--- design/flow/run.sh ---
#!/bin/bash
# the make line also repeats each setting of config.mk as NAME=value (left out here)
make -C /OpenROAD-flow-scripts/flow DESIGN_CONFIG=/design/flow/config.mk WORK_HOME=/design/flow/orfs CLKGATE_MAP_FILE= finish
--- design/flow/config.mk ---
export PLATFORM = sky130hd
export DESIGN_NAME = busBridge3
export DESIGN_NICKNAME = busBridge3
export VERILOG_FILES = /design/flow/design.v
export SDC_FILE = /design/flow/constraint.sdc
export NUM_CORES = 4
export LEC_CHECK = 0
export ABC_AREA = 0
export CAP_MARGIN = 35
export CORE_MARGIN = 4
export CORE_UTILIZATION = 49
export GPL_ROUTABILITY_DRIVEN = 1
export PLACE_DENSITY_LB_ADDON = 0.07
export SLEW_MARGIN = 20
--- design/flow/constraint.sdc ---
create_clock -name core_clock -period 4.68 [get_ports {i_CLK}]
set_input_delay 0.9360 -clock core_clock [delete_from_list [all_inputs] [get_ports {i_CLK}]]
set_output_delay 0.9360 -clock core_clock [all_outputs]
set_load 0.01 [all_outputs]
--- design/flow/design.v ---
`default_nettype none
module busBridge3
  (i_CLK,
   i_rst,
   i_dataRx,
   i_strobeRx,
   o_dataTx,
   i_strobeTx,
   i_strobeSync,
   o_busAddr,
   o_busData,
   i_busData,
   o_busWe,
   o_busRe,
   i_busAck  
   );
   input wire   i_CLK;      
   input wire   i_rst;  
   input wire [7:0] i_dataRx;
   input wire 	    i_strobeRx;  
   output wire [7:0] o_dataTx;
   input wire 	     i_strobeTx;  
   input wire 	     i_strobeSync;
   output reg [31:0] o_busAddr;
   output reg [31:0] o_busData;
   input wire [31:0] i_busData;
   output reg 	     o_busWe;   
   output reg 	     o_busRe;
   input wire 	     i_busAck;
   localparam STROBE_TX_DELAY = 32'd2;  
   reg 		     pendingRead;
   reg [15:0] 	     readMargin;
   reg [15:0] 	     readMarginMin;
   reg [31:0] 	     shiftIn;
   wire [31:0] 	     nextShiftIn = {i_dataRx, shiftIn[31:8]};
   reg [31:0] 	     shiftOut;
   wire [31:0] 	     nextShiftOut = {8'd0, shiftOut[31:8]};
   assign o_dataTx = shiftOut[7:0];
   localparam STATE_IDLE = 8'd0;
   localparam STATE_ADDRINC = 8'd1;
   localparam STATE_WORDWIDTH = 8'd2;
   localparam STATE_NWORDS = 8'd3;
   localparam STATE_ADDRWRITE = 8'd4;
   localparam STATE_WRITE = 8'd5;
   localparam STATE_ADDRREAD = 8'd6;
   localparam STATE_READ = 8'd7;
   localparam STATE_MARGIN = 8'd8;
   reg [1:0] 	     nRemMinusOne;
   reg [7:0] 	     state;
   reg [31:0] 	     addr;
   reg [7:0] 	     config_addrInc;
   reg [1:0] 	     config_wordwidthMinusOne;
   reg [15:0] 	     config_nWordsMinusOne;
   reg [15:0] 	     countNWords;
   task doRead(input [31:0] newAddr, input[15:0] paramCountMinusOne);
      begin
	 o_busRe <= 1'b1;
	 o_busAddr <= newAddr;
	 pendingRead <= 1'b1;
	 addr <= newAddr + {24'd0, config_addrInc};
	 readMargin <= 16'd0;	 
	 if (paramCountMinusOne == 16'd0) begin
	    state <= STATE_IDLE;
	    nRemMinusOne <= 2'd0;		 
	    countNWords <= 16'dx;		 
	 end else begin
	    countNWords <= paramCountMinusOne - 16'd1;
	    state <= STATE_READ;
	    nRemMinusOne <= config_wordwidthMinusOne;		 
	 end
      end
   endtask   
   always @(posedge i_CLK) begin
      o_busWe <= 1'b0;
      o_busRe <= 1'b0;      
      o_busAddr <= 32'bx;      
      o_busData <= 32'bx;      
      readMargin <= (readMargin == 16'hFFFF) ? readMargin : readMargin + 16'd1;
      if (i_strobeTx) begin
	 shiftOut 	<= nextShiftOut;
	 if (pendingRead)
	   readMarginMin <= 16'd0;  
	 else
	   readMarginMin <= readMargin < readMarginMin ? readMargin : readMarginMin;  
      end
      if (i_busAck & pendingRead) begin
	 shiftOut <= i_busData;
	 pendingRead <= 1'b0;
	 readMargin <= 16'd0;
      end
      if (i_strobeRx) begin
	 shiftIn <= nextShiftIn;
	 nRemMinusOne <= nRemMinusOne - 2'd1;
	 if (nRemMinusOne == 2'd0) begin
	    case (state)
	      STATE_IDLE: begin
		 case (i_dataRx)
		   STATE_ADDRWRITE: begin
		      state <= i_dataRx; 
		      nRemMinusOne <= 2'd3;
		   end
		   STATE_WRITE: begin
		      state <= i_dataRx;
		      countNWords <= config_nWordsMinusOne;
		      nRemMinusOne <= config_wordwidthMinusOne;      
		   end
		   STATE_ADDRREAD: begin
		      state <= i_dataRx; 
		      nRemMinusOne <= 2'd3;
		   end
		   STATE_ADDRINC: begin
		      state <= i_dataRx; 
		      nRemMinusOne <= 2'd0;
		   end
		   STATE_WORDWIDTH: begin 
		      state <= i_dataRx; 
		      nRemMinusOne <= 2'd0;
		   end
		   STATE_NWORDS: begin 
		      state <= i_dataRx; 
		      nRemMinusOne <= 2'd1;
		   end
		   STATE_READ: begin
		      doRead(addr, config_nWordsMinusOne);
		   end
		   STATE_MARGIN: begin
		      state <= i_dataRx; 
		      nRemMinusOne <= 2'd0;
		      if (pendingRead) begin
			 shiftOut <= 16'd0;
			 pendingRead <= 1'b0;
		      end else begin
			 shiftOut <= (readMarginMin < STROBE_TX_DELAY) ? 32'd0 : readMarginMin - STROBE_TX_DELAY;
		      end
		      readMarginMin <= 16'hFFFF;
		   end
		   default: begin 
		      state <= STATE_IDLE;
		      nRemMinusOne <= 2'd0;
		   end
		 endcase
	      end
	      STATE_ADDRWRITE: begin 
		 addr <= nextShiftIn;
		 state <= STATE_WRITE;
		 countNWords <= config_nWordsMinusOne;
		 nRemMinusOne <= config_wordwidthMinusOne;      
	      end
	      STATE_ADDRREAD: begin
		 doRead(nextShiftIn, config_nWordsMinusOne);
	      end
	      STATE_ADDRINC: begin 
		 config_addrInc <= nextShiftIn[31:24];
		 state <= STATE_IDLE;
		 nRemMinusOne <= 2'd0;
	      end
	      STATE_WORDWIDTH: begin
		 config_wordwidthMinusOne <= nextShiftIn[31:24];
		 state <= STATE_IDLE;
		 nRemMinusOne <= 2'd0;
	      end
	      STATE_NWORDS: begin
		 config_nWordsMinusOne <= nextShiftIn[31:16];
		 state <= STATE_IDLE;
		 nRemMinusOne <= 2'd0;
	      end
	      STATE_WRITE: begin
		 o_busWe <= 1'b1;
		 o_busAddr <= addr;		 
		 case (config_wordwidthMinusOne)
		   2'd0: o_busData <= {24'd0, nextShiftIn[31:24]};		   
		   2'd1: o_busData <= {16'd0, nextShiftIn[31:16]};
		   2'd2: o_busData <= {8'd0, nextShiftIn[31:8]};
		   2'd3: o_busData <= nextShiftIn;
		 endcase
		 addr <= addr + {24'd0, config_addrInc};
		 if (countNWords == 16'd0) begin
		    state <= STATE_IDLE;
		    nRemMinusOne <= 2'd0;		 
		    countNWords <= 16'dx;		 
		 end else begin
		    countNWords <= countNWords - 16'd1;
		    nRemMinusOne <= config_wordwidthMinusOne;		 
		 end
	      end
	      STATE_READ: begin
		 doRead(addr, countNWords);
	      end
	      STATE_MARGIN: begin
		 state <= STATE_IDLE;
		 nRemMinusOne <= 2'd0;		 	      
	      end
	      default: begin
		 state <= STATE_IDLE;
		 nRemMinusOne <= 2'd0;		 	      
	      end
	    endcase
	 end  
      end  
      if (i_strobeSync) begin
	 state <= STATE_IDLE;
	 nRemMinusOne <= 2'd0;
	 pendingRead <= 1'b0;	 
      end
      if (i_rst) begin
	 o_busWe <= 1'b0;
	 o_busRe <= 1'b0;
	 o_busAddr <= 32'd0;
	 pendingRead <= 1'b0;
	 readMargin <= 16'hFFFF;
	 readMarginMin <= 16'hFFFF;
	 shiftIn <= 32'd0;
	 shiftOut <= 32'd0;
	 nRemMinusOne <= 2'd0;
	 state <= STATE_IDLE;
	 addr <= 32'd0;
	 config_addrInc <= 8'd1;
	 config_wordwidthMinusOne <= 2'd3;
	 config_nWordsMinusOne <= 16'd0;
	 countNWords <= 16'd0;
      end
   end   
endmodule
==> flow_summary.ini, run 1 <==
; implementation run metrics
[run_status]
status = timing/DRC/antenna clean

[final_timing]
setup_viol = 0
worst_slew_pin_slew_ps = 889.2
fin_crit_ps = 4070
hold_violations = 0
rsz0062_at_grt = false
fmax_mhz = 245.7
slew_headroom = 0.4017
skew_ps = 17.59
slew_violations = 0
timing.final.crit_share = 0.8697
fin_setup_tns_ps = 0
whs_ps = 461.5

[min_path]
whs_path_depth = 2
hold_path.class = register to register
holdPathEnd = addr[2]
hold_start = addr[2]

[synth]
top_cells_by_count = 239 x dfxtp_1, 169 x nand2_1, 153 x nor2_1
synth_nets = 1663
aoi_share = 0.1931
syn_area_per_cell_sq_um = 8.186
netlist_instances = 1588
ys_sh_adder = 0.02849
synth-edff-count = 0
top_cell = dfxtp_1
ys_warn_count = 1
ys.flop_type = dfxtp_1
synth_cell_types = 82
synthMuxAreaShare = 0.1066
ys_cells = 1588
yosys.area.top_type_share = 0.3681
ys.flops = 239
xor_share = 0.03436
logic_family = simple AND/OR/NAND/NOR gates
ys_seq_frac = 0.3681
syn_area_sq_um = 13000
async_flop_share = 0
top_area_cell = dfxtp_1
simple_gate_share = 0.2166
topCellsByArea = dfxtp_1 37%, mux2i_1 8.3%, nand2_1 4.9%
ys_area_sq_um = 13000

[pwr]
power.total_mw = 5.691
p_comb_mw = 1.21
switchingPower_mw = 1.641
pg_seq_mw = 2.33
clk-power_mw = 2.15
clkPwrFrac = 0.378
ir_drop_uv = 449.7
p_seq_frac = 0.410
swShare = 0.2884
p_per_area_nw_per_um2 = 370.8
maxPowerGroup = sequential cells
combinationalPowerShare = 0.212
leakagePower_nw = 6.261
intPower_mw = 4.049

[setup_path]
r2r_cells = 13
worstPathMaxFanout = 9
cp_top_family = simple AND/OR/NAND/NOR gates
worst-setup-path-type = register to register
arrival_ps = 4520
critPathBufInv = 1
cp_cell_sequence = or4_1 -> nor3_4 -> nand2_1 -> nand2_1 -> ha_1 -> o21ai_0 -> o21ai_0 -> a21oi_1 -> buf_4 -> nor4_1 -> nor2b_1 -> mux2_2 -> a221oi_1
worst_ep_required_time_ps = 5130
rrSetupSlack_ps = 610
crit_path_end_kind = register
cp.depth = 13
r2r-start = state[3]
crit_path_top_delay_cell = or4_1
startpoint = state[3]
cp-endpoint = addr[25]
timing.rr.end = addr[25]
slowest_delay_ps = 610
start_kind = register

[cts]
holdBufCountCts = 0
cts.sinks = 239
ctsResizeCount = 0
cts_setup_buffers = 0
h-tree-depth = 1
clk_pin_slew_ps = 60
numCtsBuffers = 27
clockRootBuffer = clkbuf_16
clkLatencyLatePin_ps = 540
cts_tree = done
clockBufferDepth = 3

[floorplanning]
fp.dieW_microns = 170.9
io_pins = 120
fp.dieH_microns = 170.9
coreArea_sq_um = 26060
rows = 59
initial_utilization = 0.4988
die_area_sq_um = 29200

[job]
maxCapViolCount = 0
warnings = 27

[grt]
grt_pass1_wl_microns = 61810
grt_overflow_total = 0
grt_max_degree = 54
antenna_found_initial = 0
grt_use_total = 0.2595
grt_pass1_vias = 11460

[final_layout]
nets = 1726
final_cell_count_no_fill = 2003
area_growth_pct = 18.08
fin_util = 0.5890

[routing]
drc = 0
n_antenna_cell = 0
drtIter0Drc = 1072
wl_per_cell_microns = 19.47
vias = 11990
postRouteAntennaNets = 0
totalWireLength_microns = 39000
via_per_inst = 5.988
dr.pass1.iters = 8

[placement]
gp_congestion = 0.9044
dp.cells = 1956
io_buffers = 119
hpwl_microns = 26770
## final cells by class
cell class | instances | area [sq um]
clock buffers | 37 | 763.2
fillers | 2391 | 10710
inverters | 38 | 142.6
multi-input cells | 1177 | 7542
clock inverters | 9 | 125.1
well taps | 335 | 419.2
flip-flops and latches | 239 | 4785
repair buffers | 168 | 1572
## through the flow
step           setup slack [ps]  cell area (sq um)
5_1_grt                   317.5              15350
3_5_place_dp              627.8              14450
4_1_cts                   608.7              15330
2_1_floorplan             140.4              13000
6_report                  609.8              15350
3_3_place_gp              734.1              14420
## per-layer routing
metal | track usage | vias to the layer above | wire length [microns]
met2 | 0.4188 | 391 | 17780
met5 | 0 | - | 0
li1 | - | 5886 | -
met3 | 0.03558 | 103 | 2188
met1 | 0.3538 | 5613 | 17360
met4 | 0.1016 | 0 | 1669
==> run 2: changes to the inputs <==
ABC_AREA = 1   (was 0)
CAP_MARGIN = 20   (was 35)
CELL_PAD_IN_SITES_GLOBAL_PLACEMENT = 3   (was unset)
CORE_ASPECT_RATIO = 1.12   (was unset)
CORE_MARGIN = 2   (was 4)
CORE_UTILIZATION = 57   (was 49)
CTS_CLUSTER_DIAMETER = 188   (was unset)
CTS_CLUSTER_SIZE = 100   (was unset)
GPL_ROUTABILITY_DRIVEN = unset   (was 1)
GPL_TIMING_DRIVEN = 1   (was unset)
MAX_ROUTING_LAYER = met4   (was unset)
MIN_ROUTING_LAYER = met1   (was unset)
PLACE_DENSITY_LB_ADDON = unset   (was 0.07)
TNS_END_PERCENT = 55   (was unset)
clock period = 5.0 ns   (was 4.68 ns; I/O delays follow)
==> run 2 against run 1 <==
Die area decreased by 18%. The flow now stops in global placement without I/O. Synthesized cell count increased by 16%. Synthesized area decreased by 0.65%.
==> flow_summary.ini, run 2 <==
; flow metrics
[synth]
logic_family = simple AND/OR/NAND/NOR gates
syn_area_sq_um = 12910
ys.flop_type = dfxtp_1
synth-edff-count = 0
top_cell = nand2_1
synthMuxAreaShare = 0.0007751
top_area_cell = dfxtp_1
ys_sh_adder = 0.02868
async_flop_share = 0
simple_gate_share = 0.2667
yosys.area.top_type_share = 0.3705
topCellsByArea = dfxtp_1 37%, nand2_1 11%, a21oi_1 6.7%
aoi_share = 0.2185
synth_nets = 1915
ys_warn_count = 1
ys_area_sq_um = 12910
ys.flops = 239
ys_seq_frac = 0.3705
xor_share = 0.02442
synth_cell_types = 59
top_cells_by_count = 369 x nand2_1, 239 x dfxtp_1, 172 x a21oi_1, 172 x nor2_1, 164 x inv_1
syn_area_per_cell_sq_um = 7.018
netlist_instances = 1840
ys_cells = 1840

[floorplanning]
coreArea_sq_um = 22350
rows = 58
die_area_sq_um = 23880
fp.dieH_microns = 163.3
initial_utilization = 0.5778
fp.dieW_microns = 146.2

[run_status]
tool.error = [ERROR GPL-0301] Utilization 137.934 % exceeds 100%.
status = stopped before the end
haltStage = global placement without I/O
==> run 3: changes to the inputs <==
ABC_AREA = unset   (was 1)
CELL_PAD_IN_SITES_GLOBAL_PLACEMENT = unset   (was 3)
CORE_ASPECT_RATIO = unset   (was 1.12)
CORE_UTILIZATION = 69   (was 57)
CTS_CLUSTER_DIAMETER = unset   (was 188)
CTS_CLUSTER_SIZE = 36   (was 100)
GPL_TIMING_DRIVEN = unset   (was 1)
MAX_ROUTING_LAYER = unset   (was met4)
MIN_ROUTING_LAYER = unset   (was met1)
TNS_END_PERCENT = unset   (was 55)
clock period = 2.78 ns   (was 5.0 ns; I/O delays follow)
==> run 3 against run 2 <==
The layout now fails its checks (setup timing). Synthesized area grew 0.66%. Synthesized cell count shrank 14%. Die area shrank 16%.
==> flow_summary.ini, run 3 <==
; implementation run metrics
[routing]
postRouteAntennaNets = 0
drc = 0
wl_per_cell_microns = 25.64
drtIter0Drc = 2463
vias = 14740
totalWireLength_microns = 52660
via_per_inst = 7.178
dr.pass1.iters = 13

[setup_path]
worstPathMaxFanout = 6
r2r-start = state[6]
r2r_cells = 18
arrival_ps = 4200
rrSetupSlack_ps = -1000
start_kind = register
worst-setup-path-type = register to register
worst_ep_required_time_ps = 3200
critPathBufInv = 6
crit_path_top_delay_cell = a211oi_4
cp-endpoint = addr[21]
cpMostUsedCell = buf_6
timing.rr.end = addr[21]
startpoint = state[6]
cp.depth = 18
cp_top_family = AND-OR/OR-AND gates
crit_path_end_kind = register
slowest_delay_ps = 460
cp_cell_sequence = buf_4 -> nor4b_4 -> nand2_2 -> buf_12 -> nand2_1 -> nand2_4 -> ha_4 -> buf_6 -> a211oi_4 -> o21ai_4 -> a21oi_4 -> buf_6 -> buf_6 -> buf_6 -> nor4_4 -> xor2_1 -> nand2_1 -> a21oi_1

[final_timing]
setup_slack_ps = -996.4
setup_viol = 29
fmax_mhz = 264.8
whs_ps = 470.7
rsz0062_at_grt = true
timing.final.crit_share = 1.358
skew_ps = 18.02
worst_slew_pin_slew_ps = 961.3
fin_crit_ps = 3776
slew_violations = 0
slew_headroom = 0.3592
hold_violations = 0
fin_setup_tns_ps = -20860

[synth]
ys_warn_count = 1
syn_area_per_cell_sq_um = 8.186
syn_area_sq_um = 13000
top_area_cell = dfxtp_1
synthMuxAreaShare = 0.1066
synth-edff-count = 0
top_cell = dfxtp_1
ys_seq_frac = 0.3681
ys.flop_type = dfxtp_1
topCellsByArea = dfxtp_1 37%, mux2i_1 8.3%, nand2_1 4.9%
ys.flops = 239
xor_share = 0.03436
logic_family = simple AND/OR/NAND/NOR gates
simple_gate_share = 0.2166
aoi_share = 0.1931
yosys.area.top_type_share = 0.3681
synth_cell_types = 82
ys_sh_adder = 0.02849
ys_area_sq_um = 13000
netlist_instances = 1588
synth_nets = 1663
async_flop_share = 0
top_cells_by_count = 239 x dfxtp_1, 169 x nand2_1, 153 x nor2_1
ys_cells = 1588

[final_layout]
fin_util = 0.9200
final_area_sq_um = 17090
nets = 1877
flop_area_sq_um = 4787
comb_area_sq_um = 8193
final_cell_count_no_fill = 2054
area_growth_pct = 31.50
fillers = 724

[placement]
place_area_sq_um = 15730
dp_slack_ps = -896.7
hpwl_microns = 30410
gp_congestion = 1.025
dp.cells = 1990
io_buffers = 119

[pwr]
pg_seq_mw = 3.90
power.total_mw = 9.581
p_seq_frac = 0.407
p_comb_mw = 2.33
switchingPower_mw = 2.954
swShare = 0.3083
ir_drop_uv = 582.5
intPower_mw = 6.627
maxPowerGroup = sequential cells
leakagePower_nw = 7.346
clk-power_mw = 3.35
combinationalPowerShare = 0.243
p_per_area_nw_per_um2 = 560.5
clkPwrFrac = 0.349

[cts]
clockBufferDepth = 3
cts.sinks = 239
holdBufCountCts = 0
clockRootBuffer = clkbuf_16
cts_tree = done
h-tree-depth = 1
clk_pin_slew_ps = 60
clkLatencyLatePin_ps = 540
numCtsBuffers = 25

[grt]
grt_pass1_wl_microns = 74430
grt_overflow_total = 0
antenna_found_initial = 1
grt_pass1_vias = 13820
grt_max_degree = 66
grt_use_total = 0.4686

[floorplanning]
fp.dieH_microns = 141.3
rows = 50
coreArea_sq_um = 18580
fp.dieW_microns = 141.3
io_pins = 120
initial_utilization = 0.6996
die_area_sq_um = 19950

[min_path]
hold_path.class = primary input to register
whs_path_depth = 3
hold_start = i_rst
holdPathEnd = pendingRead

[run_status]
status = complete, but fails checks
violatedChecks = setup timing

[job]
maxCapViolCount = 0
warnings = 33
run 3: what timing repair did:
action | CTS | global route
resized | 58 | 36
pin swaps | 49 | 45
endpoints found under the setup margin | 29 | 34
buffers inserted | 17 | 12
cloned | 1 | 0
run 3: routing by layer:
metal | part of all wire | wire length (microns) | GRT usage | vias to the layer above
li1 | - | - | - | 6172
met1 | 0.33 | 17430 | 0.5550 | 6748
met2 | 0.44 | 23000 | 0.7647 | 1321
met3 | 0.13 | 7035 | 0.09517 | 502
met4 | 0.099 | 5191 | 0.3279 | 0
met5 | 0 | 0 | 0 | -
run 3: final cells by class:
class,instances,area share
clock buffers,37,0.04509
diodes,1,0.0001464
repair buffers,321,0.1676
clock inverters,7,0.002342
multi-input cells,1177,0.4793
well taps,234,0.01713
flip-flops and latches,239,0.2800
inverters,38,0.008344
==> run 4: changes to the inputs <==
ABC_AREA = 1   (was unset)
CELL_PAD_IN_SITES_GLOBAL_PLACEMENT = 3   (was unset)
CORE_ASPECT_RATIO = 1.05   (was unset)
CORE_UTILIZATION = 57   (was 69)
CTS_CLUSTER_DIAMETER = 188   (was unset)
CTS_CLUSTER_SIZE = 100   (was 36)
GPL_TIMING_DRIVEN = 1   (was unset)
MIN_ROUTING_LAYER = met1   (was unset)
TNS_END_PERCENT = 10   (was unset)
clock period = 5.0 ns   (was 2.78 ns; I/O delays follow)
==> run 4 against run 3 <==
Die area up 20%. Synthesized area down 0.65%. Synthesized cell count up 16%. The flow now stops in global placement without I/O.
==> flow_summary.ini, run 4 <==
; flow metrics
[run_status]
status = stopped before the end
haltStage = global placement without I/O
tool.error = [ERROR GPL-0301] Utilization 138.296 % exceeds 100%.

[synth]
topCellsByArea = dfxtp_1 37%, nand2_1 11%, a21oi_1 6.7%
ys_seq_frac = 0.3705
ys_sh_adder = 0.02868
synth_cell_types = 59
async_flop_share = 0
ys_area_sq_um = 12910
logic_family = simple AND/OR/NAND/NOR gates
aoi_share = 0.2185
synthMuxAreaShare = 0.0007751
top_area_cell = dfxtp_1
yosys.area.top_type_share = 0.3705
synth-edff-count = 0
ys_warn_count = 1
ys.flops = 239
simple_gate_share = 0.2667
top_cells_by_count = 369 x nand2_1, 239 x dfxtp_1, 172 x a21oi_1, 172 x nor2_1, 164 x inv_1
top_cell = nand2_1
ys.flop_type = dfxtp_1
synth_nets = 1915
syn_area_sq_um = 12910
syn_area_per_cell_sq_um = 7.018
ys_cells = 1840
netlist_instances = 1840
xor_share = 0.02442

[floorplanning]
initial_utilization = 0.5796
fp.dieW_microns = 150.9
die_area_sq_um = 23880
coreArea_sq_um = 22280
fp.dieH_microns = 158.2
rows = 56
==> run 5: changes to the inputs <==
ABC_AREA = unset   (was 1)
CELL_PAD_IN_SITES_GLOBAL_PLACEMENT = unset   (was 3)
CORE_ASPECT_RATIO = unset   (was 1.05)
CORE_UTILIZATION = 66   (was 57)
CTS_CLUSTER_DIAMETER = unset   (was 188)
CTS_CLUSTER_SIZE = unset   (was 100)
GPL_TIMING_DRIVEN = unset   (was 1)
MIN_ROUTING_LAYER = unset   (was met1)
TNS_END_PERCENT = unset   (was 10)
clock period = 3.41 ns   (was 5.0 ns; I/O delays follow)
==> run 5 against run 4 <==
The layout now fails its checks (setup timing). Die area decreased by 13%. Synthesized cell count down 14%. Synthesized area increased by 0.66%.
==> flow_summary.ini, run 5 <==
; implementation run metrics
[grt]
use_met2 = 0.6286
grt_use_total = 0.3825
grt_pass1_vias = 12220
busiest_layer = met2
grt_pass1_wl_microns = 63550
met3_usage = 0.05894
grt_overflow_total = 0
antenna_found_initial = 0
grt_max_degree = 115
grt_use_met1 = 0.4762

[min_path]
holdPathEnd = countNWords[11]
hold_start = countNWords[11]
hold_path.class = register to register
whs_path_depth = 2

[placement]
io_buffers = 119
gp_congestion = 0.9591
dp.cells = 1926
hpwl_microns = 27320
dp_slack_ps = -91.74
place_area_sq_um = 14990

[final_timing]
fin_setup_tns_ps = -32.31
slew_violations = 0
worst_slew_pin_slew_ps = 989.1
hold_violations = 0
whs_ps = 503.0
timing.final.crit_share = 1.006
skew_ps = 20.44
setup_slack_ps = -18.80
fin_crit_ps = 3429
setup_viol = 2
slew_headroom = 0.3397
fmax_mhz = 291.6
rsz0062_at_grt = true

[setup_path]
worst_ep_required_time_ps = 3860
timing.rr.end = addr[25]
cp_cell_sequence = or4_4 -> nor3_4 -> buf_12 -> buf_4 -> nand2_4 -> nand2_4 -> ha_4 -> o21ai_4 -> o21ai_4 -> a21oi_4 -> buf_12 -> nor4_4 -> nor2b_4 -> mux2_4 -> a221oi_2
cp.depth = 15
rrSetupSlack_ps = -20
crit_path_end_kind = register
slowest_delay_ps = 560
crit_path_top_delay_cell = or4_4
arrival_ps = 3880
r2r-start = state[6]
startpoint = state[6]
cp-endpoint = addr[25]
r2r_cells = 15
critPathBufInv = 3
start_kind = register
worstPathMaxFanout = 9
cp_top_family = simple AND/OR/NAND/NOR gates
worst-setup-path-type = register to register

[floorplanning]
die_area_sq_um = 20830
rows = 51
initial_utilization = 0.6701
fp.dieH_microns = 144.3
coreArea_sq_um = 19400
io_pins = 120
fp.dieW_microns = 144.3

[final_layout]
fin_util = 0.8233
flop_area_sq_um = 4787
final_area_sq_um = 15970
final_cell_count_no_fill = 1978
area_growth_pct = 22.86
comb_area_sq_um = 7903
nets = 1769
fillers = 1293

[routing]
n_antenna_cell = 0
postRouteAntennaNets = 0
drtIter0Drc = 1301
dr.pass1.iters = 6
wl_per_cell_microns = 20.52
totalWireLength_microns = 40580
via_per_inst = 6.531
drc = 0
vias = 12920

[cts]
cts.sinks = 239
clk_pin_slew_ps = 70
clkLatencyLatePin_ps = 540
h-tree-depth = 1
cts_tree = done
numCtsBuffers = 25
clockRootBuffer = clkbuf_16
clockBufferDepth = 3

[pwr]
clkPwrFrac = 0.364
intPower_mw = 5.460
swShare = 0.2934
ir_drop_uv = 516.9
power.total_mw = 7.728
clk-power_mw = 2.81
switchingPower_mw = 2.267
p_seq_frac = 0.412
pg_seq_mw = 3.19
p_comb_mw = 1.73
maxPowerGroup = sequential cells
leakagePower_nw = 6.649
p_per_area_nw_per_um2 = 483.9
combinationalPowerShare = 0.224

[synth]
simple_gate_share = 0.2166
ys_warn_count = 1
top_cells_by_count = 239 x dfxtp_1, 169 x nand2_1, 153 x nor2_1
aoi_share = 0.1931
synthMuxAreaShare = 0.1066
ys.flops = 239
syn_area_per_cell_sq_um = 8.186
syn_area_sq_um = 13000
synth_nets = 1663
top_cell = dfxtp_1
yosys.area.top_type_share = 0.3681
topCellsByArea = dfxtp_1 37%, mux2i_1 8.3%, nand2_1 4.9%
ys_cells = 1588
async_flop_share = 0
xor_share = 0.03436
ys_area_sq_um = 13000
top_area_cell = dfxtp_1
synth-edff-count = 0
ys_seq_frac = 0.3681
netlist_instances = 1588
logic_family = simple AND/OR/NAND/NOR gates
synth_cell_types = 82
ys_sh_adder = 0.02849
ys.flop_type = dfxtp_1

[run_status]
status = complete, but fails checks
violatedChecks = setup timing

[job]
warnings = 33
maxCapViolCount = 0
run 5: repair_timing:
action | in CTS | in global routing
resized | 2 | 14
pin swaps | 2 | 4
setup buffers | 5 | 1
endpoints found under the setup margin | 9 | 19
hold buffers | 0 | 0
run 5: layout make-up:
class / count / area share
Timing Repair Buffer: 213 / 0.1225
Clock inverter: 12 / 0.007599
Multi-Input combinational cell: 1177 / 0.4948
Sequential cell: 239 / 0.2997
Clock buffer: 34 / 0.04568
Inverter: 38 / 0.008931
Tap cell: 265 / 0.02076
run 5: layer usage:
metal / share of wire / routed length [microns]
met2: 0.47 / 19020
met3: 0.075 / 3037
met5: 0 / 0
met1: 0.40 / 16050
met4: 0.061 / 2474
==> run 6: changes to the inputs <==
ABC_AREA = 0   (was unset)
CORE_ASPECT_RATIO = 0.9   (was unset)
CORE_UTILIZATION = 72   (was 66)
CTS_CLUSTER_DIAMETER = 29   (was unset)
CTS_CLUSTER_SIZE = 27   (was unset)
HOLD_SLACK_MARGIN = -0.08   (was unset)
MAX_ROUTING_LAYER = met4   (was unset)
PLACE_DENSITY = 0.7   (was unset)
SETUP_SLACK_MARGIN = 0.68   (was unset)
TNS_END_PERCENT = 80   (was unset)
clock period = 4.05 ns   (was 3.41 ns; I/O delays follow)
==> run 6 against run 5 <==
The run now fails in global routing. Synthesized cell count unchanged. Synthesized area unchanged. Die area shrank 8.1%.
==> flow_summary.ini, run 6 <==
; flow metrics
[run_status]
status = stopped before the end
haltStage = global routing

[synth]
topCellsByArea = dfxtp_1 37%, mux2i_1 8.3%, nand2_1 4.9%
xor_share = 0.03436
async_flop_share = 0
top_cell = dfxtp_1
synth-edff-count = 0
synth_nets = 1663
logic_family = simple AND/OR/NAND/NOR gates
top_cells_by_count = 239 x dfxtp_1, 169 x nand2_1, 153 x nor2_1
ys_sh_adder = 0.02849
yosys.area.top_type_share = 0.3681
ys_seq_frac = 0.3681
top_area_cell = dfxtp_1
ys_area_sq_um = 13000
netlist_instances = 1588
ys_cells = 1588
syn_area_per_cell_sq_um = 8.186
ys.flop_type = dfxtp_1
synth_cell_types = 82
aoi_share = 0.1931
ys_warn_count = 1
simple_gate_share = 0.2166
synthMuxAreaShare = 0.1066
syn_area_sq_um = 13000
ys.flops = 239

[floorplanning]
io_pins = 120
die_area_sq_um = 19150
rows = 46
fp.dieW_microns = 145.6
fp.dieH_microns = 131.5
initial_utilization = 0.7357
coreArea_sq_um = 17670

[placement]
hpwl_microns = 27320
io_buffers = 119
dp_slack_ps = 333.9
gp_congestion = 1.021

[cts]
cts.sinks = 239
clockBufferDepth = 3
holdBufCountCts = 0
numCtsBuffers = 45
clockRootBuffer = clkbuf_16
h-tree-depth = 2
==> run 6: per-stage QoR <==
stage	total power [mW]	std cells	hold WS (ps)	cell area, sq um	util
detailed placement	4.153	1864	474.3	14640	0.8287
global placement	4.087	1864	448.7	14640	0.8287
CTS	7.770	1965	485.9	16330	0.9240
floorplan	3.754	1588	432.2	13380	-
==> run 6: what timing repair did <==
action / CTS
resized: 25
setup buffers: 20
setup endpoints to repair: 20
pin swaps: 21
==> run 7: changes to the inputs <==
CORE_ASPECT_RATIO = 0.61   (was 0.9)
CORE_UTILIZATION = 71   (was 72)
CTS_CLUSTER_DIAMETER = 43   (was 29)
CTS_CLUSTER_SIZE = 15   (was 27)
HOLD_SLACK_MARGIN = unset   (was -0.08)
PLACE_DENSITY = unset   (was 0.7)
PLACE_DENSITY_LB_ADDON = 0.25   (was unset)
SETUP_SLACK_MARGIN = 0.71   (was 0.68)
TNS_END_PERCENT = 5   (was 80)
clock period = 7.25 ns   (was 4.05 ns; I/O delays follow)
==> run 7 against run 6 <==
The run now finishes clean. Synthesized area is the same. Synthesized cell count is the same. Die area grew 1.5%.
==> flow_summary.ini, run 7 <==
; implementation run metrics
[synth]
ys.flop_type = dfxtp_1
yosys.area.top_type_share = 0.3681
ys_sh_adder = 0.02849
simple_gate_share = 0.2166
netlist_instances = 1588
synth_nets = 1663
logic_family = simple AND/OR/NAND/NOR gates
syn_area_sq_um = 13000
top_cell = dfxtp_1
top_cells_by_count = 239 x dfxtp_1, 169 x nand2_1, 153 x nor2_1
syn_area_per_cell_sq_um = 8.186
topCellsByArea = dfxtp_1 37%, mux2i_1 8.3%, nand2_1 4.9%
ys_area_sq_um = 13000
ys_cells = 1588
ys_seq_frac = 0.3681
aoi_share = 0.1931
xor_share = 0.03436
synth_cell_types = 82
synthMuxAreaShare = 0.1066
synth-edff-count = 0
ys.flops = 239
top_area_cell = dfxtp_1
async_flop_share = 0
ys_warn_count = 1

[final_timing]
setup_viol = 0
skew_ps = 18.72
fmax_mhz = 201.0
slew_violations = 0
hold_violations = 0
rsz0062_at_grt = false
fin_crit_ps = 4976
slew_headroom = 0.2240
fin_setup_tns_ps = 0
worst_slew_pin_slew_ps = 1160
timing.final.crit_share = 0.6863

[setup_path]
crit_path_end_kind = register
worst-setup-path-type = register to register
critPathBufInv = 0
start_kind = register
cp.depth = 13
worst_ep_required_time_ps = 7620
cp-endpoint = addr[10]
arrival_ps = 5350
worstPathMaxFanout = 28
crit_path_top_delay_cell = o41ai_1
r2r-start = state[1]
rrSetupSlack_ps = 2270
slowest_delay_ps = 810
cp_cell_sequence = nor4b_2 -> nand2_2 -> nand2_1 -> nand2_1 -> ha_1 -> fa_1 -> a211oi_1 -> nor2_1 -> o41ai_1 -> a21o_1 -> mux2_2 -> a211oi_1 -> nor4_1
cp_top_family = simple AND/OR/NAND/NOR gates
startpoint = state[1]
r2r_cells = 13
timing.rr.end = addr[10]

[grt]
use_met2 = 0.5867
grt_max_degree = 74
grt_overflow_total = 0
grt_use_met1 = 0.6174
grt_pass1_wl_microns = 64190
met3_usage = 0.1476
grt_pass1_vias = 11680
grt_use_total = 0.4321
antenna_found_initial = 1
busiest_layer = met1

[pwr]
p_seq_frac = 0.433
leakagePower_nw = 6.016
clk-power_mw = 1.14
p_per_area_nw_per_um2 = 236.9
switchingPower_mw = 1.128
p_comb_mw = 0.846
ir_drop_uv = 255.7
intPower_mw = 2.378
maxPowerGroup = sequential cells
swShare = 0.3218
clkPwrFrac = 0.325
pg_seq_mw = 1.52
combinationalPowerShare = 0.241

[routing]
totalWireLength_microns = 41910
vias = 13110
via_per_inst = 7.009
postRouteAntennaNets = 0
drc = 0
dr.pass1.iters = 7
wl_per_cell_microns = 22.40
drtIter0Drc = 2426

[final_layout]
nets = 1694
comb_area_sq_um = 7543
final_area_sq_um = 14800
area_growth_pct = 13.82
fillers = 1069
flop_area_sq_um = 4785

[floorplanning]
io_pins = 120
rows = 38
fp.dieH_microns = 109.7
die_area_sq_um = 19440
initial_utilization = 0.7291
fp.dieW_microns = 177.2
coreArea_sq_um = 17830

[cts]
cts_tree = done
clockBufferDepth = 3
h-tree-depth = 1
clkLatencyLatePin_ps = 520
numCtsBuffers = 23
cts_setup_buffers = 0
clk_pin_slew_ps = 70
cts.sinks = 239
ctsResizeCount = 0
clockRootBuffer = clkbuf_16
holdBufCountCts = 0

[placement]
place_area_sq_um = 14110
io_buffers = 119
hpwl_microns = 28080
gp_congestion = 1.023

[min_path]
hold_start = addr[2]
hold_path.class = register to register
holdPathEnd = addr[2]
whs_path_depth = 2

[job]
maxCapViolCount = 0
warnings = 28

[run_status]
status = timing/DRC/antenna clean
run 7: per-stage QoR:
stage / util / worst slack [ps] / total power, mW / cells / hold slack [ps]
CTS: 0.8294 / 2393 / 3.466 / 1870 / 470.1
global route: 0.8298 / 2034 / 3.624 / 1871 / 494.9
floorplan: - / 2710 / 2.097 / 1588 / 432.2
global placement: 0.7912 / 2336 / 2.301 / 1834 / 465.6
finish: 0.8298 / 2274 / 3.506 / 1871 / 468.2
detailed placement: 0.7912 / 2174 / 2.348 / 1834 / 461.3
run 7: layout make-up:
type / instances / share of cell area
clock buffer: 26 / 0.04034
tap: 240 / 0.02030
multi-input combinational: 1177 / 0.5099
inverter: 38 / 0.009641
sequential: 239 / 0.3234
antenna: 1 / 0.0001691
clock inverter: 10 / 0.005666
timing repair buffer: 140 / 0.09066
run 7: layer usage:
layer / up-vias / share of wire
li1: 5820 / -
met1: 6103 / 0.40
met2: 1066 / 0.40
met3: 125 / 0.18
met4: 0 / 0.020
met5: - / 0
==> run 8: changes to the inputs <==
ABC_AREA = unset   (was 0)
CORE_ASPECT_RATIO = unset   (was 0.61)
CORE_UTILIZATION = 68   (was 71)
CTS_CLUSTER_DIAMETER = 352   (was 43)
CTS_CLUSTER_SIZE = 30   (was 15)
HOLD_SLACK_MARGIN = -0.06   (was unset)
MAX_ROUTING_LAYER = unset   (was met4)
PLACE_DENSITY_LB_ADDON = unset   (was 0.25)
SETUP_SLACK_MARGIN = unset   (was 0.71)
TNS_END_PERCENT = unset   (was 5)
clock period = 3.27 ns   (was 7.25 ns; I/O delays follow)
==> run 8 against run 7 <==
Now fails the layout checks on setup timing. Cell count up 4.6%. Die area rose by 4.1%. Wire length down 5.4%. Utilization increased by 0.78 points. Clock-buffer cell count is 14 lower. Clock power rose by 34%. Total power is 91% higher. Non-clock buffer count grew 118. Fmax increased by 49%. Sequential share of layout area shrank 1.8 points. Sequential power increased by 120%. Combinational power increased by 120%. Critical path type unchanged.
==> flow_summary.ini, run 8 <==
; implementation run metrics
[run_status]
status = complete, but fails checks
violatedChecks = setup timing

[synth]
synth_nets = 1663
top_cell = dfxtp_1
yosys.area.top_type_share = 0.3681
syn_area_per_cell_sq_um = 8.186
synthMuxAreaShare = 0.1066
ys_sh_adder = 0.02849
netlist_instances = 1588
synth_cell_types = 82
ys_warn_count = 1
async_flop_share = 0
xor_share = 0.03436
ys.flop_type = dfxtp_1
synth-edff-count = 0
ys.flops = 239
simple_gate_share = 0.2166
aoi_share = 0.1931
top_area_cell = dfxtp_1
syn_area_sq_um = 13000
top_cells_by_count = 239 x dfxtp_1, 169 x nand2_1, 153 x nor2_1
logic_family = simple AND/OR/NAND/NOR gates
ys_area_sq_um = 13000
ys_seq_frac = 0.3681
topCellsByArea = dfxtp_1 37%, mux2i_1 8.3%, nand2_1 4.9%
ys_cells = 1588

[min_path]
hold_start = addr[2]
whs_path_depth = 2
holdPathEnd = addr[2]
hold_path.class = register to register

[final_layout]
final_area_sq_um = 15670
fillers = 1190
area_growth_pct = 20.53
nets = 1800

[setup_path]
cp.depth = 15
cpMostUsedCell = nand2_4
cp-endpoint = addr[24]
timing.rr.end = addr[24]
r2r-start = state[6]
worstPathMaxFanout = 10
start_kind = register
worst_ep_required_time_ps = 3650
cp_top_family = simple AND/OR/NAND/NOR gates
startpoint = state[6]
rrSetupSlack_ps = -80
r2r_cells = 15
cp_cell_sequence = or4_4 -> nor3_4 -> buf_12 -> nand2_4 -> nand2_4 -> ha_4 -> fa_2 -> a211oi_2 -> nor2_2 -> o41ai_2 -> buf_4 -> a2111oi_4 -> mux2i_1 -> nor2_1 -> o311a_1
slowest_delay_ps = 550
critPathBufInv = 2
worst-setup-path-type = register to register
crit_path_end_kind = register
crit_path_top_delay_cell = or4_4
arrival_ps = 3730

[final_timing]
skew_ps = 13.67
setup_slack_ps = -78.95
setup_viol = 9
fin_crit_ps = 3349
timing.final.crit_share = 1.024
slew_headroom = 0.4511
rsz0062_at_grt = true
hold_violations = 0
worst_slew_pin_slew_ps = 822.5
slew_violations = 0
fmax_mhz = 298.6

[cts]
clkLatencyLatePin_ps = 480
numCtsBuffers = 11
clockRootBuffer = clkbuf_16
holdBufCountCts = 0
clockBufferDepth = 3
clk_pin_slew_ps = 120
cts.sinks = 239
h-tree-depth = 1
cts_tree = done

[floorplanning]
fp.dieH_microns = 142.3
coreArea_sq_um = 18710
fp.dieW_microns = 142.3
rows = 50
die_area_sq_um = 20240
io_pins = 120
initial_utilization = 0.6949

[routing]
postRouteAntennaNets = 0
via_per_inst = 6.601
totalWireLength_microns = 39650
wl_per_cell_microns = 20.25
drc = 0
drtIter0Drc = 1336
dr.pass1.iters = 6
vias = 12930
n_antenna_cell = 0

[grt]
grt_pass1_wl_microns = 62240
grt_use_total = 0.3798
antenna_found_initial = 0
grt_max_degree = 62
grt_overflow_total = 0
grt_pass1_vias = 12210

[pwr]
combinationalPowerShare = 0.277
clk-power_mw = 1.53
swShare = 0.3097
ir_drop_uv = 440.6
clkPwrFrac = 0.228
switchingPower_mw = 2.074
leakagePower_nw = 6.555
maxPowerGroup = sequential cells
p_per_area_nw_per_um2 = 427.4
intPower_mw = 4.622
p_comb_mw = 1.85
p_seq_frac = 0.495
pg_seq_mw = 3.32

[job]
warnings = 32
maxCapViolCount = 0

[placement]
place_area_sq_um = 15250
gp_congestion = 0.9828
io_buffers = 119
hpwl_microns = 28070
dp_slack_ps = -177.3
[run 8: stage by stage]
| stage | utilization | hold WS (ps) | TNS (ps) | power, mW | cells |
|---|---|---|---|---|---|
| global placement | 0.8152 | 443.9 | -219.2 | 5.122 | 1938 |
| detailed placement | 0.8153 | 456.3 | -798.3 | 5.190 | 1938 |
| floorplan | - | 432.2 | -6719 | 4.650 | 1588 |
| global route | 0.8376 | 519.1 | -2626 | 7.022 | 1958 |
| finish | 0.8376 | 469.9 | -341.8 | 6.696 | 1958 |
| CTS | 0.8336 | 472.3 | -172.0 | 6.674 | 1955 |
[run 8: what timing repair did]
action / CTS / global route
buffers inserted: 5 / 3
resized: 7 / 12
setup endpoints to repair: 16 / 22
pin swaps: 3 / 5
[run 8: metal layers]
| layer | vias to the layer above | share of wire | GRT usage |
|---|---|---|---|
| li1 | 6007 | - | - |
| met2 | 721 | 0.47 | 0.6346 |
| met5 | - | 0 | 0 |
| met1 | 6058 | 0.39 | 0.4742 |
| met3 | 139 | 0.082 | 0.04677 |
| met4 | 0 | 0.062 | 0.2189 |
[run 8: layout make-up]
type	instances	area [sq um]	area share
Inverter	38	142.6	0.009104
Clock buffer	12	279.0	0.01781
Sequential cell	239	4786	0.3055
Timing Repair Buffer	258	2263	0.1445
Multi-Input combinational cell	1177	7904	0.5045
Tap cell	234	292.8	0.01869
==> run 9: changes to the inputs <==
CORE_UTILIZATION = 40   (was 68)
CTS_CLUSTER_DIAMETER = unset   (was 352)
CTS_CLUSTER_SIZE = unset   (was 30)
HOLD_SLACK_MARGIN = unset   (was -0.06)
SETUP_SLACK_MARGIN = 0.14   (was unset)
clock period = 4.75 ns   (was 3.27 ns; I/O delays follow)
==> run 9 against run 8 <==
Now clean on timing, DRC and antenna. Synthesized cell count unchanged. Cell count up 7.6%. Via count down 6.7%. Setup slack better by 540 ps. Flip-flop count unchanged. Utilization down 36 points. Clock-buffer cell count up 22. Fmax down 22%. Register-to-register slack better by 540 ps. First-iteration DRC count down 34%. Total power down 15%. Global-route usage down 14 points. Largest power group unchanged.
==> flow_summary.ini, run 9 <==
; implementation run metrics
[pwr]
p_seq_frac = 0.404
intPower_mw = 4.022
combinationalPowerShare = 0.213
clkPwrFrac = 0.383
swShare = 0.2924
maxPowerGroup = sequential cells
p_comb_mw = 1.21
leakagePower_nw = 6.252
ir_drop_uv = 242.9
p_per_area_nw_per_um2 = 368.1
switchingPower_mw = 1.662
pg_seq_mw = 2.30
power.total_mw = 5.683
clk-power_mw = 2.18

[synth]
ys_area_sq_um = 13000
syn_area_per_cell_sq_um = 8.186
ys_sh_adder = 0.02849
aoi_share = 0.1931
netlist_instances = 1588
xor_share = 0.03436
async_flop_share = 0
synth_nets = 1663
synth_cell_types = 82
ys.flop_type = dfxtp_1
top_cell = dfxtp_1
synthMuxAreaShare = 0.1066
syn_area_sq_um = 13000
yosys.area.top_type_share = 0.3681
simple_gate_share = 0.2166
ys_cells = 1588
topCellsByArea = dfxtp_1 37%, mux2i_1 8.3%, nand2_1 4.9%
synth-edff-count = 0
top_area_cell = dfxtp_1
top_cells_by_count = 239 x dfxtp_1, 169 x nand2_1, 153 x nor2_1
ys_warn_count = 1
ys_seq_frac = 0.3681
logic_family = simple AND/OR/NAND/NOR gates
ys.flops = 239

[setup_path]
cp_top_family = simple AND/OR/NAND/NOR gates
start_kind = register
startpoint = state[4]
rrSetupSlack_ps = 460
r2r_cells = 14
r2r-start = state[4]
cp.depth = 14
worst-setup-path-type = register to register
cp_cell_sequence = or4_1 -> nor3_4 -> buf_4 -> nand2_1 -> nand2_1 -> ha_1 -> nor2_1 -> o21bai_1 -> o21ai_2 -> nor4_1 -> buf_4 -> nor2b_1 -> mux2_2 -> a221oi_1
worst_ep_required_time_ps = 5190
crit_path_end_kind = register
crit_path_top_delay_cell = or4_1
worstPathMaxFanout = 12
timing.rr.end = addr[25]
slowest_delay_ps = 730
critPathBufInv = 2
cp-endpoint = addr[25]
arrival_ps = 4730

[cts]
cts_tree = done
cts.sinks = 239
clkLatencyLatePin_ps = 550
numCtsBuffers = 27
clockBufferDepth = 3
clockRootBuffer = clkbuf_16
clk_pin_slew_ps = 60
h-tree-depth = 1
cts_setup_buffers = 0

[final_layout]
area_growth_pct = 18.79
nets = 1720
final_cell_count_no_fill = 2106
fillers = 3164
fin_util = 0.4782

[floorplanning]
io_pins = 120
die_area_sq_um = 33960
coreArea_sq_um = 32290
initial_utilization = 0.4026
fp.dieH_microns = 184.3
rows = 66
fp.dieW_microns = 184.3

[job]
warnings = 27
maxCapViolCount = 0

[final_timing]
setup_viol = 0
fin_setup_tns_ps = 0
slew_violations = 0
whs_ps = 454.5
worst_slew_pin_slew_ps = 1065
skew_ps = 16.24
timing.final.crit_share = 0.9022
slew_headroom = 0.2897
rsz0062_at_grt = false
fmax_mhz = 233.3
fin_crit_ps = 4286
hold_violations = 0

[routing]
drc = 0
wl_per_cell_microns = 19.09
n_antenna_cell = 0
vias = 12060
totalWireLength_microns = 40210
via_per_inst = 5.725
postRouteAntennaNets = 0
drtIter0Drc = 888
dr.pass1.iters = 5

[placement]
hpwl_microns = 27190
gp_congestion = 0.9249
dp.cells = 2058
io_buffers = 119

[min_path]
hold_path.class = register to register
holdPathEnd = addr[2]
whs_path_depth = 2
hold_start = addr[2]

[grt]
grt_overflow_total = 0
grt_use_total = 0.2353
grt_max_degree = 94
grt_pass1_vias = 11670
grt_pass1_wl_microns = 64190
antenna_found_initial = 0

[run_status]
status = timing/DRC/antenna clean
[run 9: cell type report]
class	count	area, sq um	share of cell area
Clock inverter	14	182.7	0.01183
Inverter	38	142.6	0.009237
Clock buffer	34	732.0	0.04740
Timing Repair Buffer	162	1506	0.09756
Multi-Input combinational cell	1177	7540	0.4883
Tap cell	442	553.0	0.03582
Sequential cell	239	4785	0.3099
[run 9: per-layer routing]
layer / up-vias / routed length, microns / global-route usage
met3: 71 / 2032 / 0.02885
met2: 368 / 18710 / 0.3858
met5: - / 0 / 0
met1: 5743 / 18060 / 0.3166
li1: 5874 / - / -
met4: 0 / 1411 / 0.08928
[run 9: what timing repair did]
action                     CTS  global route
resized                      0             1
hold buffers                 0             0
hold endpoints to repair     0             0
setup endpoints to repair    0             1
[run 9: stage by stage]
stage / instance area [sq um] / setup WS, ps
6_report: 15440 / 464.3
5_1_grt: 15440 / 210.6
4_1_cts: 15440 / 456.1
3_5_place_dp: 14530 / 479.4
3_3_place_gp: 14530 / 595.3
2_1_floorplan: 13000 / 210.4
==> run 10: changes to the inputs <==
ABC_AREA = 1   (was unset)
CELL_PAD_IN_SITES_GLOBAL_PLACEMENT = 2   (was unset)
CORE_MARGIN = 8   (was 2)
CORE_UTILIZATION = 25   (was 40)
GPL_TIMING_DRIVEN = 0   (was unset)
HOLD_SLACK_MARGIN = 0.06   (was unset)
MAX_ROUTING_LAYER = met4   (was unset)
PLACE_DENSITY_LB_ADDON = 0.1   (was unset)
SETUP_SLACK_MARGIN = unset   (was 0.14)
TNS_END_PERCENT = 20   (was unset)
clock period = 5.0 ns   (was 4.75 ns; I/O delays follow)
==> run 10 against run 9 <==
Synthesized area down 0.65%. Sequential share of layout area fell by 1.3 points. Clock-buffer cell count up 18. Critical path depth grew 8. Synthesized cell count grew 16%. Setup slack improved by 110 ps. First-iteration DRC count is 1.6% lower. Sequential power shrank 8%. Utilization fell by 16 points. Largest power group is now clock.
==> flow_summary.ini, run 10 <==
; implementation run metrics
[run_status]
status = timing/DRC/antenna clean

[setup_path]
slowest_delay_ps = 450
start_kind = register
r2r_cells = 22
cp-endpoint = addr[26]
worst_ep_required_time_ps = 5400
crit_path_top_delay_cell = dfxtp_1
cpMostUsedCell = nand2_1
rrSetupSlack_ps = 570
r2r-start = state[1]
cp_cell_sequence = nand2_2 -> nor2_8 -> nand2_4 -> clkbuf_1 -> inv_1 -> buf_2 -> buf_2 -> nor2_1 -> a21oi_1 -> ha_1 -> fa_1 -> nand3_1 -> nand2_1 -> nand4_1 -> nand2_1 -> nand2_1 -> nor2_1 -> nand3_1 -> nand2_1 -> nand3_1 -> nand2_1 -> a21oi_1
timing.rr.end = addr[26]
crit_path_end_kind = register
worstPathMaxFanout = 10
cp_top_family = simple AND/OR/NAND/NOR gates
worst-setup-path-type = register to register
startpoint = state[1]
arrival_ps = 4820
cp.depth = 22
critPathBufInv = 4

[min_path]
holdPathEnd = state[4]
hold_start = state[4]
whs_path_depth = 2
hold_path.class = register to register

[floorplanning]
initial_utilization = 0.2522
die_area_sq_um = 59180
io_pins = 120
coreArea_sq_um = 51200
fp.dieW_microns = 243.3
rows = 83
fp.dieH_microns = 243.3

[cts]
numCtsBuffers = 34
clockBufferDepth = 3
cts_setup_buffers = 0
clockRootBuffer = clkbuf_16
h-tree-depth = 2
cts.sinks = 239
clk_pin_slew_ps = 60
clkLatencyLatePin_ps = 540
cts_tree = done
holdBufCountCts = 0
ctsResizeCount = 0

[synth]
synth-edff-count = 0
ys.flops = 239
top_cells_by_count = 369 x nand2_1, 239 x dfxtp_1, 172 x a21oi_1, 172 x nor2_1, 164 x inv_1
ys_area_sq_um = 12910
syn_area_sq_um = 12910
top_area_cell = dfxtp_1
synth_nets = 1915
logic_family = simple AND/OR/NAND/NOR gates
xor_share = 0.02442
topCellsByArea = dfxtp_1 37%, nand2_1 11%, a21oi_1 6.7%
aoi_share = 0.2185
synth_cell_types = 59
ys_warn_count = 1
synthMuxAreaShare = 0.0007751
ys.flop_type = dfxtp_1
top_cell = nand2_1
syn_area_per_cell_sq_um = 7.018
ys_cells = 1840
simple_gate_share = 0.2667
async_flop_share = 0
ys_seq_frac = 0.3705
yosys.area.top_type_share = 0.3705
ys_sh_adder = 0.02868
netlist_instances = 1840

[pwr]
leakagePower_nw = 6.532
p_seq_frac = 0.385
combinationalPowerShare = 0.146
switchingPower_mw = 1.574
clkPwrFrac = 0.469
swShare = 0.2867
clk-power_mw = 2.57
power.total_mw = 5.488
p_comb_mw = 0.800
ir_drop_uv = 238.4
pg_seq_mw = 2.11
intPower_mw = 3.914
p_per_area_nw_per_um2 = 340.4
maxPowerGroup = clock

[final_timing]
fin_crit_ps = 4425
worst_slew_pin_slew_ps = 1057
rsz0062_at_grt = false
setup_slack_ps = 574.8
slew_headroom = 0.2954
slew_violations = 0
timing.final.crit_share = 0.8850
fin_setup_tns_ps = 0
skew_ps = 19.16
hold_violations = 0
setup_viol = 0
whs_ps = 439.6
fmax_mhz = 226.0

[job]
maxCapViolCount = 0
warnings = 27

[routing]
drtIter0Drc = 874
n_antenna_cell = 0
drc = 0
vias = 13210
totalWireLength_microns = 57600
dr.pass1.iters = 5
postRouteAntennaNets = 0
wl_per_cell_microns = 21.36
via_per_inst = 4.898

[final_layout]
comb_area_sq_um = 6962
fillers = 5611
flop_area_sq_um = 4785
final_cell_count_no_fill = 2697
fin_util = 0.3149
final_area_sq_um = 16120
area_growth_pct = 24.85
nets = 2068

[grt]
grt_use_total = 0.1946
grt_overflow_total = 0
grt_max_degree = 12
grt_pass1_wl_microns = 86140
grt_pass1_vias = 13180
antenna_found_initial = 0

[placement]
gp_congestion = 0.8887
dp_slack_ps = 510.5
hpwl_microns = 43820
place_area_sq_um = 14940
io_buffers = 117
dp.cells = 2637
## run 10: layer usage
layer | part of all wire | global-route usage
met5 | 0 | -
met4 | 0.027 | 0.05871
met2 | 0.44 | 0.3023
met1 | 0.48 | 0.2608
met3 | 0.049 | 0.02648
## run 10: area by class of cell
class | count | area share
Sequential cell | 239 | 0.2968
Buffer | 96 | 0.02887
Clock inverter | 8 | 0.007139
Multi-Input combinational cell | 1318 | 0.4318
Clock buffer | 52 | 0.06651
Timing Repair Buffer | 117 | 0.07264
Inverter | 187 | 0.04354
Tap cell | 680 | 0.05277
==> run 11: changes to the inputs <==
ABC_AREA = unset   (was 1)
CELL_PAD_IN_SITES_GLOBAL_PLACEMENT = unset   (was 2)
CORE_MARGIN = 2   (was 8)
CORE_UTILIZATION = 72   (was 25)
CTS_CLUSTER_DIAMETER = 27   (was unset)
CTS_CLUSTER_SIZE = 37   (was unset)
GPL_TIMING_DRIVEN = unset   (was 0)
HOLD_SLACK_MARGIN = unset   (was 0.06)
MAX_ROUTING_LAYER = unset   (was met4)
PLACE_DENSITY = 0.35   (was unset)
PLACE_DENSITY_LB_ADDON = unset   (was 0.1)
SETUP_SLACK_MARGIN = 0.52   (was unset)
TNS_END_PERCENT = unset   (was 20)
clock period = 3.47 ns   (was 5.0 ns; I/O delays follow)
==> run 11 against run 10 <==
The flow now stops in global routing. Synthesized area increased by 0.66%. Synthesized cell count fell by 14%. Die area shrank 68%.
==> flow_summary.ini, run 11 <==
; flow metrics
[run_status]
status = stopped before the end
haltStage = global routing
tool.error = [ERROR GRT-0232] Routing congestion too high. Check the congestion heatmap in the GUI.

[synth]
yosys.area.top_type_share = 0.3681
ys_sh_adder = 0.02849
logic_family = simple AND/OR/NAND/NOR gates
syn_area_per_cell_sq_um = 8.186
synthMuxAreaShare = 0.1066
async_flop_share = 0
synth_nets = 1663
ys_seq_frac = 0.3681
top_area_cell = dfxtp_1
simple_gate_share = 0.2166
top_cell = dfxtp_1
top_cells_by_count = 239 x dfxtp_1, 169 x nand2_1, 153 x nor2_1
topCellsByArea = dfxtp_1 37%, mux2i_1 8.3%, nand2_1 4.9%
ys.flops = 239
ys.flop_type = dfxtp_1
ys_warn_count = 1
ys_area_sq_um = 13000
syn_area_sq_um = 13000
synth_cell_types = 82
xor_share = 0.03436
ys_cells = 1588
aoi_share = 0.1931
synth-edff-count = 0
netlist_instances = 1588

[placement]
io_buffers = 119
gp_congestion = 0.9980
hpwl_microns = 26990

[cts]
clockBufferDepth = 3
clockRootBuffer = clkbuf_16
cts.sinks = 239
h-tree-depth = 2
numCtsBuffers = 51

[floorplanning]
rows = 49
initial_utilization = 0.7286
fp.dieW_microns = 138.4
io_pins = 120
die_area_sq_um = 19140
coreArea_sq_um = 17840
fp.dieH_microns = 138.4

[grt]
grt_overflow_total = 290
grt_use_total = 0.8418
## run 11: per-stage QoR
stage	setup slack, ps	instances	util	area (sq um)
floorplan	-354.6	1588	-	13400
global placement	72.77	1882	0.8334	14870
detailed placement	-30.16	1882	0.8334	14870
CTS	-86.41	1986	0.9414	16790
## run 11: metal layers
metal | overflow | track usage
met4 | 121 | 0.8947
met5 | 0 | 0.2431
met1 | 4 | 0.8437
met3 | 1 | 0.6730
met2 | 164 | 1.003
## run 11: timing repair
item	4_1_cts
buffers inserted	9
hold endpoints to repair	0
endpoints found under the setup margin	31
hold buffers	0
pin swaps	9
resized	20
cloned	1
==> run 12: changes to the inputs <==
ABC_AREA = 1   (was unset)
CAP_MARGIN = 25   (was 20)
CELL_PAD_IN_SITES_DETAIL_PLACEMENT = 2   (was unset)
CORE_ASPECT_RATIO = 0.62   (was unset)
CORE_MARGIN = 10   (was 2)
CORE_UTILIZATION = 45   (was 72)
CTS_CLUSTER_DIAMETER = unset   (was 27)
CTS_CLUSTER_SIZE = 12   (was 37)
GPL_TIMING_DRIVEN = 0   (was unset)
HOLD_SLACK_MARGIN = -0.07   (was unset)
MAX_ROUTING_LAYER = met5   (was unset)
PLACE_DENSITY = unset   (was 0.35)
PLACE_DENSITY_LB_ADDON = 0.22   (was unset)
SETUP_SLACK_MARGIN = 0.47   (was 0.52)
SLEW_MARGIN = 0   (was 20)
TNS_END_PERCENT = 55   (was unset)
clock period = 2.9 ns   (was 3.47 ns; I/O delays follow)
==> run 12 against run 11 <==
The flow stops in detailed placement. Synthesized cell count grew 16%. Die area up 88%. Synthesized area is 0.65% lower.
==> flow_summary.ini, run 12 <==
; flow metrics
[run_status]
tool.error = [ERROR DPL-0033] detailed placement checks failed during check placement.
status = stopped before the end
haltStage = detailed placement

[synth]
top_cell = nand2_1
ys_area_sq_um = 12910
ys_seq_frac = 0.3705
syn_area_per_cell_sq_um = 7.018
logic_family = simple AND/OR/NAND/NOR gates
ys.flops = 239
synth_cell_types = 59
xor_share = 0.02442
synth_nets = 1915
netlist_instances = 1840
ys_sh_adder = 0.02868
synthMuxAreaShare = 0.0007751
async_flop_share = 0
ys_warn_count = 1
syn_area_sq_um = 12910
synth-edff-count = 0
aoi_share = 0.2185
top_area_cell = dfxtp_1
ys.flop_type = dfxtp_1
simple_gate_share = 0.2667
yosys.area.top_type_share = 0.3705
top_cells_by_count = 369 x nand2_1, 239 x dfxtp_1, 172 x a21oi_1, 172 x nor2_1, 164 x inv_1
topCellsByArea = dfxtp_1 37%, nand2_1 11%, a21oi_1 6.7%
ys_cells = 1840

[floorplanning]
rows = 48
fp.dieW_microns = 235.1
io_pins = 120
coreArea_sq_um = 28050
die_area_sq_um = 36070
initial_utilization = 0.4604
fp.dieH_microns = 153.4

[placement]
gp_congestion = 1.009
io_buffers = 117
run 12: through the flow:
| step | std cells | setup TNS, ps | instance area, sq um |
|---|---|---|---|
| 2_1_floorplan | 1840 | 0 | 13030 |
| 3_3_place_gp | 2332 | -63290 | 14670 |
==> run 13: changes to the inputs <==
ABC_AREA = unset   (was 1)
CAP_MARGIN = 20   (was 25)
CELL_PAD_IN_SITES_DETAIL_PLACEMENT = unset   (was 2)
CORE_ASPECT_RATIO = unset   (was 0.62)
CORE_MARGIN = 2   (was 10)
CORE_UTILIZATION = 66   (was 45)
CTS_CLUSTER_SIZE = 37   (was 12)
GPL_TIMING_DRIVEN = unset   (was 0)
HOLD_SLACK_MARGIN = unset   (was -0.07)
MAX_ROUTING_LAYER = unset   (was met5)
PLACE_DENSITY_LB_ADDON = unset   (was 0.22)
SETUP_SLACK_MARGIN = unset   (was 0.47)
SLEW_MARGIN = 20   (was 0)
TNS_END_PERCENT = unset   (was 55)
clock period = 3.66 ns   (was 2.9 ns; I/O delays follow)
==> run 13 against run 12 <==
The run now finishes clean. Die area shrank 42%. Synthesized cell count shrank 14%. Synthesized area grew 0.66%.
==> flow_summary.ini, run 13 <==
; implementation run metrics
[run_status]
status = timing/DRC/antenna clean

[floorplanning]
die_area_sq_um = 20830
fp.dieW_microns = 144.3
coreArea_sq_um = 19400
initial_utilization = 0.6701
fp.dieH_microns = 144.3
rows = 51
io_pins = 120

[synth]
synth-edff-count = 0
syn_area_per_cell_sq_um = 8.186
simple_gate_share = 0.2166
topCellsByArea = dfxtp_1 37%, mux2i_1 8.3%, nand2_1 4.9%
ys_warn_count = 1
synthMuxAreaShare = 0.1066
logic_family = simple AND/OR/NAND/NOR gates
async_flop_share = 0
yosys.area.top_type_share = 0.3681
ys_sh_adder = 0.02849
syn_area_sq_um = 13000
ys_cells = 1588
ys_seq_frac = 0.3681
ys_area_sq_um = 13000
synth_nets = 1663
ys.flops = 239
xor_share = 0.03436
aoi_share = 0.1931
top_area_cell = dfxtp_1
synth_cell_types = 82
ys.flop_type = dfxtp_1
top_cell = dfxtp_1
top_cells_by_count = 239 x dfxtp_1, 169 x nand2_1, 153 x nor2_1
netlist_instances = 1588

[setup_path]
start_kind = register
cp-endpoint = addr[10]
slowest_delay_ps = 590
cp_cell_sequence = or4_1 -> nor3_4 -> buf_12 -> buf_12 -> nand2_1 -> nand2_1 -> ha_1 -> o21ai_0 -> nor2_2 -> o41ai_2 -> a21o_1 -> mux2_2 -> a211oi_1 -> nor4_1
arrival_ps = 3960
r2r-start = state[6]
timing.rr.end = addr[10]
worst-setup-path-type = register to register
critPathBufInv = 2
r2r_cells = 14
crit_path_top_delay_cell = or4_1
startpoint = state[6]
rrSetupSlack_ps = 90
worstPathMaxFanout = 6
cp_top_family = simple AND/OR/NAND/NOR gates
worst_ep_required_time_ps = 4040
crit_path_end_kind = register
cp.depth = 14

[grt]
grt_use_total = 0.3716
grt_pass1_vias = 12050
antenna_found_initial = 0
grt_max_degree = 84
grt_pass1_wl_microns = 62090
grt_overflow_total = 0

[final_timing]
timing.final.crit_share = 0.9760
hold_violations = 0
fmax_mhz = 279.9
setup_viol = 0
slew_violations = 0
slew_headroom = 0.4316
whs_ps = 470.0
fin_crit_ps = 3572
rsz0062_at_grt = true
skew_ps = 15.98
setup_slack_ps = 87.84
fin_setup_tns_ps = 0
worst_slew_pin_slew_ps = 852.6

[placement]
hpwl_microns = 26870
dp.cells = 1918
dp_slack_ps = 41.53
gp_congestion = 0.9780
io_buffers = 119

[routing]
n_antenna_cell = 0
totalWireLength_microns = 39320
drc = 0
vias = 12690
dr.pass1.iters = 5
drtIter0Drc = 1291
via_per_inst = 6.463
postRouteAntennaNets = 0
wl_per_cell_microns = 20.02

[min_path]
whs_path_depth = 2
holdPathEnd = addr[2]
hold_path.class = register to register
hold_start = addr[2]

[pwr]
p_seq_frac = 0.417
switchingPower_mw = 2.098
pg_seq_mw = 2.97
intPower_mw = 5.027
p_comb_mw = 1.63
maxPowerGroup = sequential cells
clk-power_mw = 2.53
leakagePower_nw = 6.448
swShare = 0.2944
p_per_area_nw_per_um2 = 456.8
ir_drop_uv = 463.2
combinationalPowerShare = 0.228
clkPwrFrac = 0.355

[final_layout]
comb_area_sq_um = 7686
flop_area_sq_um = 4787
final_cell_count_no_fill = 1964
fillers = 1350
area_growth_pct = 19.99
fin_util = 0.8041
nets = 1757

[cts]
clockBufferDepth = 3
clockRootBuffer = clkbuf_16
cts_tree = done
clkLatencyLatePin_ps = 530
h-tree-depth = 1
cts.sinks = 239
numCtsBuffers = 25
clk_pin_slew_ps = 60

[job]
maxCapViolCount = 0
warnings = 31
==> run 13: area by class of cell <==
type	instances	share of cell area
multi-input cells	1177	0.4928
clock buffers	38	0.04837
clock inverters	6	0.003770
inverters	38	0.009145
repair buffers	201	0.1178
well taps	265	0.02126
flip-flops and latches	239	0.3069
==> run 13: repair_timing <==
action | CTS | global route
setup buffers | 0 | 2
hold buffers | 0 | 0
endpoints found under the hold margin | 0 | 0
resized | 0 | 2
setup endpoints to repair | 0 | 16
==> run 13: per-stage QoR <==
stage          power, mW  instance area (sq um)
5_1_grt            7.417                  15600
4_1_cts            7.119                  15560
6_report           7.124                  15600
3_5_place_dp       4.609                  14750
2_1_floorplan      4.153                  13220
3_3_place_gp       4.540                  14740
==> run 13: routing by layer <==
| metal | vias to the layer above | global-route usage | routed length (microns) | part of all wire |
|---|---|---|---|---|
| met4 | 0 | 0.1952 | 2280 | 0.058 |
| met2 | 667 | 0.6186 | 18480 | 0.47 |
| met3 | 160 | 0.04205 | 2942 | 0.075 |
| li1 | 5935 | - | - | - |
| met1 | 5931 | 0.4758 | 15620 | 0.40 |
| met5 | - | 0 | 0 | 0 |
Power is estimated from default activity; no workload was simulated.
